amber:
Design SNN, start of the top module:
module SNN(
	clk,
	rst_n,
	in_valid,
	img,
	ker,
	weight,
	out_valid,
	out_data
);
Settings: LEC_CHECK=0, CAP_MARGIN=20, CELL_PAD_IN_SITES_GLOBAL_PLACEMENT=0, CORE_MARGIN=2, CORE_UTILIZATION=70, CTS_CLUSTER_DIAMETER=30, CTS_CLUSTER_SIZE=33, GPL_TIMING_DRIVEN=1, SLEW_MARGIN=20, TNS_END_PERCENT=35; clock period 15.6 ns.
run.sh (not shown) runs the stock make flow with config.mk's settings and CLKGATE_MAP_FILE=.
The log for amber ends in global routing (5_1_grt) with error GRT-0232, so the run never completed.
Setup changes, amber to xenon
# amber
export LEC_CHECK = 0
export CAP_MARGIN = 20
export CELL_PAD_IN_SITES_GLOBAL_PLACEMENT = 0
export CORE_MARGIN = 2
export CORE_UTILIZATION = 70
export CTS_CLUSTER_DIAMETER = 30
export CTS_CLUSTER_SIZE = 33
export GPL_TIMING_DRIVEN = 1
export SLEW_MARGIN = 20
export TNS_END_PERCENT = 35
create_clock -name core_clock -period 15.6 [get_ports {clk}]
# xenon
export LEC_CHECK = 0
export ABC_AREA = 1
export CAP_MARGIN = 20
export CELL_PAD_IN_SITES_GLOBAL_PLACEMENT = 0
export CORE_MARGIN = 2
export CORE_UTILIZATION = 58
export CTS_CLUSTER_DIAMETER = 30
export CTS_CLUSTER_SIZE = 33
export GPL_TIMING_DRIVEN = 1
export SLEW_MARGIN = 20
export TNS_END_PERCENT = 35
create_clock -name core_clock -period 9.16 [get_ports {clk}]
## What came out
xenon did not finish; a tool error ended it in global routing (5_1_grt).
| post-synthesis net count | xenon vs amber | 12% higher |
From amber to xenon, number of flip-flops and latches in the synthesized netlist did not move at all.
The higher routability congestion estimate came out of xenon.
Area of placed instances (xenon vs. amber) increases by more than 10%
Between xenon and amber, it is xenon whose post-place setup slack is lower, by 5.28 ns.
The initial core utilization of xenon is lower than that of amber.
xenon vs amber: synthesized chip area reported by yosys down
Summary: with amber as the reference, summed instance area of the synthesized netlist in xenon moved down slightly.
The higher count of mapped cells out of synthesis of amber and xenon is in xenon.
xenon against amber: die size rose by 18%, count of placed standard cells including taps rose by 35%.
The inputs of garnet differ from those of xenon as listed below.
# xenon
export LEC_CHECK = 0
export ABC_AREA = 1
export CAP_MARGIN = 20
export CELL_PAD_IN_SITES_GLOBAL_PLACEMENT = 0
export CORE_MARGIN = 2
export CORE_UTILIZATION = 58
export CTS_CLUSTER_DIAMETER = 30
export CTS_CLUSTER_SIZE = 33
export GPL_TIMING_DRIVEN = 1
export SLEW_MARGIN = 20
export TNS_END_PERCENT = 35
create_clock -name core_clock -period 9.16 [get_ports {clk}]
# garnet
export LEC_CHECK = 0
export CAP_MARGIN = 20
export CORE_MARGIN = 2
export CORE_UTILIZATION = 72
export SLEW_MARGIN = 20
create_clock -name core_clock -period 16.5 [get_ports {clk}]
==> comparison <==
- Number of H-tree levels ended up 1 lower on garnet than on xenon.
- Against xenon, garnet reports a floorplan die area that is lower.
- The number of placed instances, taps included number comes out higher for xenon vs garnet.
- None of the runs garnet and xenon ends with a clean layout.
- garnet did not finish; the tool stopped in global routing (5_1_grt) with error GRT-0232.
- Diff garnet and xenon: pre-CTS setup slack lower in xenon
- [compare] base=xenon new=garnet: post-synth tally of flip-flops with integrated enable saw little to no change; synthesized area saw an increase; synthesized cell count now smaller.
- Looking only at number of rows created at floorplan, and setting everything else aside, the lower value of garnet and xenon goes to garnet.
- When garnet is measured against xenon, its vertical die dimension turns out 30 um lower.
- The area figure in the yosys stat output in garnet was higher than what xenon gave.
- Diff garnet and xenon: clock buffer count from CTS lower in garnet
Setup changes, garnet to cedar
# garnet
export LEC_CHECK = 0
export CAP_MARGIN = 20
export CORE_MARGIN = 2
export CORE_UTILIZATION = 72
export SLEW_MARGIN = 20
create_clock -name core_clock -period 16.5 [get_ports {clk}]
# cedar
export LEC_CHECK = 0
export CAP_MARGIN = 20
export CORE_MARGIN = 2
export CORE_UTILIZATION = 40
export SLEW_MARGIN = 20
create_clock -name core_clock -period 16.5 [get_ports {clk}]
==> comparison <==
garnet never completed; the flow aborted with a tool error in global routing (5_1_grt).
cedar ended with every stage complete and zero timing, DRC or antenna violations.
For the die boundary width, cedar came in 96 um higher than garnet did.
When cedar is set beside garnet, its cell area after placement turns out to be about 2.7% larger.
Cmp garnet and cedar / floorplan row count / lower: garnet
cedar vs garnet on total CTS buffers: cedar is the higher one.
Post-CTS setup-driven buffer insertion count: cedar lower than garnet

---

Starting RTL as in the previous note.
## SNN
module SNN(
	clk,
	rst_n,
	in_valid,
	img,
	ker,
	weight,
	out_valid,
	out_data
);
clock: 11.2 ns
lec_check: 0
abc_area: 1
cap_margin: 20
core_margin: 2
core_utilization: 72
hold_slack_margin: 0.3
place_density_lb_addon: 0.06
slew_margin: 20
tns_end_percent: 5
The baseline failed in 5_1_grt.
Then changed:
Settings changed: CORE_UTILIZATION 72 to 53, HOLD_SLACK_MARGIN 0.3 to default, PLACE_DENSITY_LB_ADDON 0.06 to default, TNS_END_PERCENT 5 to default.
Clock period 11.2 ns to 9.16 ns, I/O delays scaled along.
Outcome: The changed run aborted during 5_1_grt. Die size grows by 35%. Synthesized area does not change. Synthesized cell count is unchanged.
Then changed:
Settings changed: CORE_UTILIZATION 53 to 72, PLACE_DENSITY_LB_ADDON from default to 0.06.
Clock period 9.16 ns to 13.7 ns, I/O delays scaled along.
Result: The changed run never finished: it broke off in 5_1_grt; die area decreases by a quarter to a third; synthesized area does not change; synthesized cell count stays the same.

---

SNN again, from the RTL that the note above started with.
Settings: LEC_CHECK=0, ABC_AREA=1, CAP_MARGIN=20, CORE_MARGIN=2, CORE_UTILIZATION=72, CTS_CLUSTER_SIZE=98, PLACE_DENSITY=0.38, SLEW_MARGIN=20, TNS_END_PERCENT=40; clock period 10.3 ns.
The baseline stopped in 5_1_grt on GRT-0116.
Then changed:
ABC_AREA = unset   (was 1)
CORE_UTILIZATION = 66   (was 72)
CTS_CLUSTER_SIZE = 95   (was 98)
PLACE_DENSITY = 0.37   (was 0.38)
TNS_END_PERCENT = unset   (was 40)
clock period = 15.4 ns   (was 10.3 ns; I/O delays follow)
Effect:
- This time the run produced a layout that fails on setup timing
- area after synthesis is higher slightly
- die size grows by roughly a tenth
- synthesized cell count shrinks by roughly a tenth
Then changed:
CORE_MARGIN = 4   (was 2)
CORE_UTILIZATION = 23   (was 66)
CTS_CLUSTER_SIZE = unset   (was 95)
PLACE_DENSITY = 0.85   (was 0.37)
clock period = 17.0 ns   (was 15.4 ns; I/O delays follow)
Effect:
- Now the flow completed with no timing, DRC or antenna violations
- sequential power came out lower by roughly a tenth
- core utilization went down by 50 points
- global-route usage drops by 33 points
- final cell count went up by a quarter to a third

---

Setup of run 1:
Starting RTL as in the previous note.
clock: 15.7 ns
lec_check: 0
abc_area: 1
cap_margin: 20
core_aspect_ratio: 1.82
core_margin: 2
core_utilization: 70
setup_slack_margin: 0.55
slew_margin: 20
Stage in which a tool error killed run 1: global routing.
[inputs] run 2 vs run 1
diff --git a/flow/config.mk b/flow/config.mk
--- a/flow/config.mk
+++ b/flow/config.mk
@@ -8 +7,0 @@
-export ABC_AREA = 1
@@ -10 +8,0 @@
-export CORE_ASPECT_RATIO = 1.82
@@ -12,2 +10 @@
-export CORE_UTILIZATION = 70
-export SETUP_SLACK_MARGIN = 0.55
+export CORE_UTILIZATION = 58
==> flow/constraint.sdc <==
create_clock -name core_clock -period 13.5 [get_ports {clk}]
set_input_delay 2.7000 -clock core_clock [delete_from_list [all_inputs] [get_ports {clk}]]
set_output_delay 2.7000 -clock core_clock [all_outputs]
set_load 0.01 [all_outputs]
### Flow results
- Summary of run 2 over run 1: area after synthesis shows an increase of 950 µm², cell row count saw a decrease, synthesized net count fell by 920.
- Against run 1 as the reference, run 2 delivers a higher proportion of synthesized area in mux cells.
- [run 2] flow finished | final checks: failed | reasons: setup timing
- Area reported by Yosys stat was lower in the run labelled run 1.
- Number of CTS-inserted buffers for run 2: 14% up relative to run 1
- Die outline area, run 1 and run 2: higher on run 2
- Run 2 vs run 1: synthesized cell count down in run 2
Changes in run 3 relative to run 2:
diff --git a/flow/config.mk b/flow/config.mk
--- a/flow/config.mk
+++ b/flow/config.mk
@@ -7,0 +8 @@
+export ABC_AREA = 1
@@ -10,0 +12,2 @@
+export PLACE_DENSITY_LB_ADDON = 0.07
+export SETUP_SLACK_MARGIN = 3.97
[summary]
Run 3 did not run to completion, as it errored out during global routing.
Simple-gate share of the synthesized area was lower in the run labelled run 2.
Cell area after placement, run 3 and run 2: higher on run 3
Note that the yosys cell count recorded for run 3 amounts to 1.14 times the value seen in run 2.
Die size in run 3 is 1700 µm² below run 2.
In run 3, adder-cell share of the synthesized area is higher than in run 2.
Run 2 → run 3: floorplan die width now smaller, instance count of the mapped netlist rose 920.
Setup changes, run 3 to run 4
diff --git a/flow/config.mk b/flow/config.mk
--- a/flow/config.mk
+++ b/flow/config.mk
@@ -8 +7,0 @@
-export ABC_AREA = 1
@@ -11,3 +10 @@
-export CORE_UTILIZATION = 58
-export PLACE_DENSITY_LB_ADDON = 0.07
-export SETUP_SLACK_MARGIN = 3.97
+export CORE_UTILIZATION = 40
==> flow/constraint.sdc <==
create_clock -name core_clock -period 17.0 [get_ports {clk}]
set_input_delay 3.4000 -clock core_clock [delete_from_list [all_inputs] [get_ports {clk}]]
set_output_delay 3.4000 -clock core_clock [all_outputs]
set_load 0.01 [all_outputs]
### Flow results
Run 4 | status: complete | timing, DRC, antenna: pass
Between run 3 and run 4, the difference in top-level port count is negligible.
In the reports for run 3 and run 4, the larger total half-perimeter wirelength after legalization and detailed placement belongs to run 3.
Looking at die area across both flows, run 4 is the weaker of the two, with run 3 ahead.
Input changes introduced in run 5 (baseline for comparison: run 4):
diff --git a/flow/config.mk b/flow/config.mk
--- a/flow/config.mk
+++ b/flow/config.mk
@@ -7,0 +8 @@
+export ABC_AREA = 1
@@ -10 +11,3 @@
-export CORE_UTILIZATION = 40
+export CORE_UTILIZATION = 70
+export MAX_ROUTING_LAYER = met4
+export SETUP_SLACK_MARGIN = 0.55
==> flow/constraint.sdc <==
create_clock -name core_clock -period 15.7 [get_ports {clk}]
set_input_delay 3.1400 -clock core_clock [delete_from_list [all_inputs] [get_ports {clk}]]
set_output_delay 3.1400 -clock core_clock [all_outputs]
set_load 0.01 [all_outputs]
--- outcome ---
Taking run 4 as 1.0, run 5 lands at 0.75 on vertical die dimension.
Run 5 vs run 4, multiplexer share of the synthesized area went down by 1.6 points.
Diff run 4 -> run 5: post-place setup slack saw a decrease, die area now smaller.
Xor-xnor portion of the synthesized cell area: run 5 vs run 4 down 1.1 points
Run 4 → run 5: cell area after synthesis moved down; number of different library cells in the post-synthesis netlist now smaller; number of cell rows fell by 25%.
As the logs show, run 5 stopped at global routing after a tool error, so it never reached the end of the flow.

---

Starting RTL as in the previous note.
Settings: LEC_CHECK=0, ABC_AREA=1, CAP_MARGIN=20, CORE_MARGIN=2, CORE_UTILIZATION=72, CTS_CLUSTER_SIZE=13, HOLD_SLACK_MARGIN=0.3, PLACE_DENSITY_LB_ADDON=0.06, SLEW_MARGIN=20; clock period 11.2 ns.
The starting point stopped in 5_1_grt.
Edit:
CORE_UTILIZATION = 70   (was 72)
CTS_CLUSTER_SIZE = unset   (was 13)
HOLD_SLACK_MARGIN = unset   (was 0.3)
MAX_ROUTING_LAYER = met4   (was unset)
PLACE_DENSITY_LB_ADDON = unset   (was 0.06)
SETUP_SLACK_MARGIN = 0.55   (was unset)
clock period = 15.8 ns   (was 11.2 ns; I/O delays follow)
After rerunning: The changed run failed in 5_1_grt; die area came out higher by 2.8%; synthesized area does not change; synthesized cell count stays the same.

---

fjord:
SNN again, from the RTL that the note above started with.
make LEC_CHECK=0 ABC_AREA=1 CAP_MARGIN=20 CELL_PAD_IN_SITES_DETAIL_PLACEMENT=2 CELL_PAD_IN_SITES_GLOBAL_PLACEMENT=0 CORE_MARGIN=9 CORE_UTILIZATION=32 CTS_CLUSTER_DIAMETER=138 CTS_CLUSTER_SIZE=49 GPL_ROUTABILITY_DRIVEN=0 GPL_TIMING_DRIVEN=1 MAX_ROUTING_LAYER=met5 MIN_ROUTING_LAYER=met2 PLACE_DENSITY_LB_ADDON=0.24 SLEW_MARGIN=20 TNS_END_PERCENT=15 finish   # period 11.0 ns
fjord: GRT-0116 in 5_1_grt -> run aborted
## Diff of input files: harbor against fjord
# fjord
export LEC_CHECK = 0
export ABC_AREA = 1
export CAP_MARGIN = 20
export CELL_PAD_IN_SITES_DETAIL_PLACEMENT = 2
export CELL_PAD_IN_SITES_GLOBAL_PLACEMENT = 0
export CORE_MARGIN = 9
export CORE_UTILIZATION = 32
export CTS_CLUSTER_DIAMETER = 138
export CTS_CLUSTER_SIZE = 49
export GPL_ROUTABILITY_DRIVEN = 0
export GPL_TIMING_DRIVEN = 1
export MAX_ROUTING_LAYER = met5
export MIN_ROUTING_LAYER = met2
export PLACE_DENSITY_LB_ADDON = 0.24
export SLEW_MARGIN = 20
export TNS_END_PERCENT = 15
create_clock -name core_clock -period 11.0 [get_ports {clk}]
# harbor
export LEC_CHECK = 0
export ABC_AREA = 1
export CAP_MARGIN = 20
export CELL_PAD_IN_SITES_GLOBAL_PLACEMENT = 0
export CORE_MARGIN = 2
export CORE_UTILIZATION = 68
export CTS_CLUSTER_DIAMETER = 30
export CTS_CLUSTER_SIZE = 33
export GPL_TIMING_DRIVEN = 1
export MAX_ROUTING_LAYER = met4
export SLEW_MARGIN = 20
export TNS_END_PERCENT = 35
create_clock -name core_clock -period 15.6 [get_ports {clk}]
### Flow results
- Looking only at floorplan core area, and setting everything else aside, the higher value of harbor and fjord goes to fjord.
- Diff harbor..fjord | TritonCTS sink count | unchanged
- Number of levels the H-tree was split into (lower): fjord
- Tool error GRT-0232 stopped harbor during 5_1_grt; no final results.
- | width of the die | higher: fjord |
- There was hardly any difference in post-synthesis area per instance between harbor and fjord.
- Delta (harbor minus fjord): post-cts resize count went down, count of standard-cell rows saw a decrease.
Power and IR drop assume default switching activity.
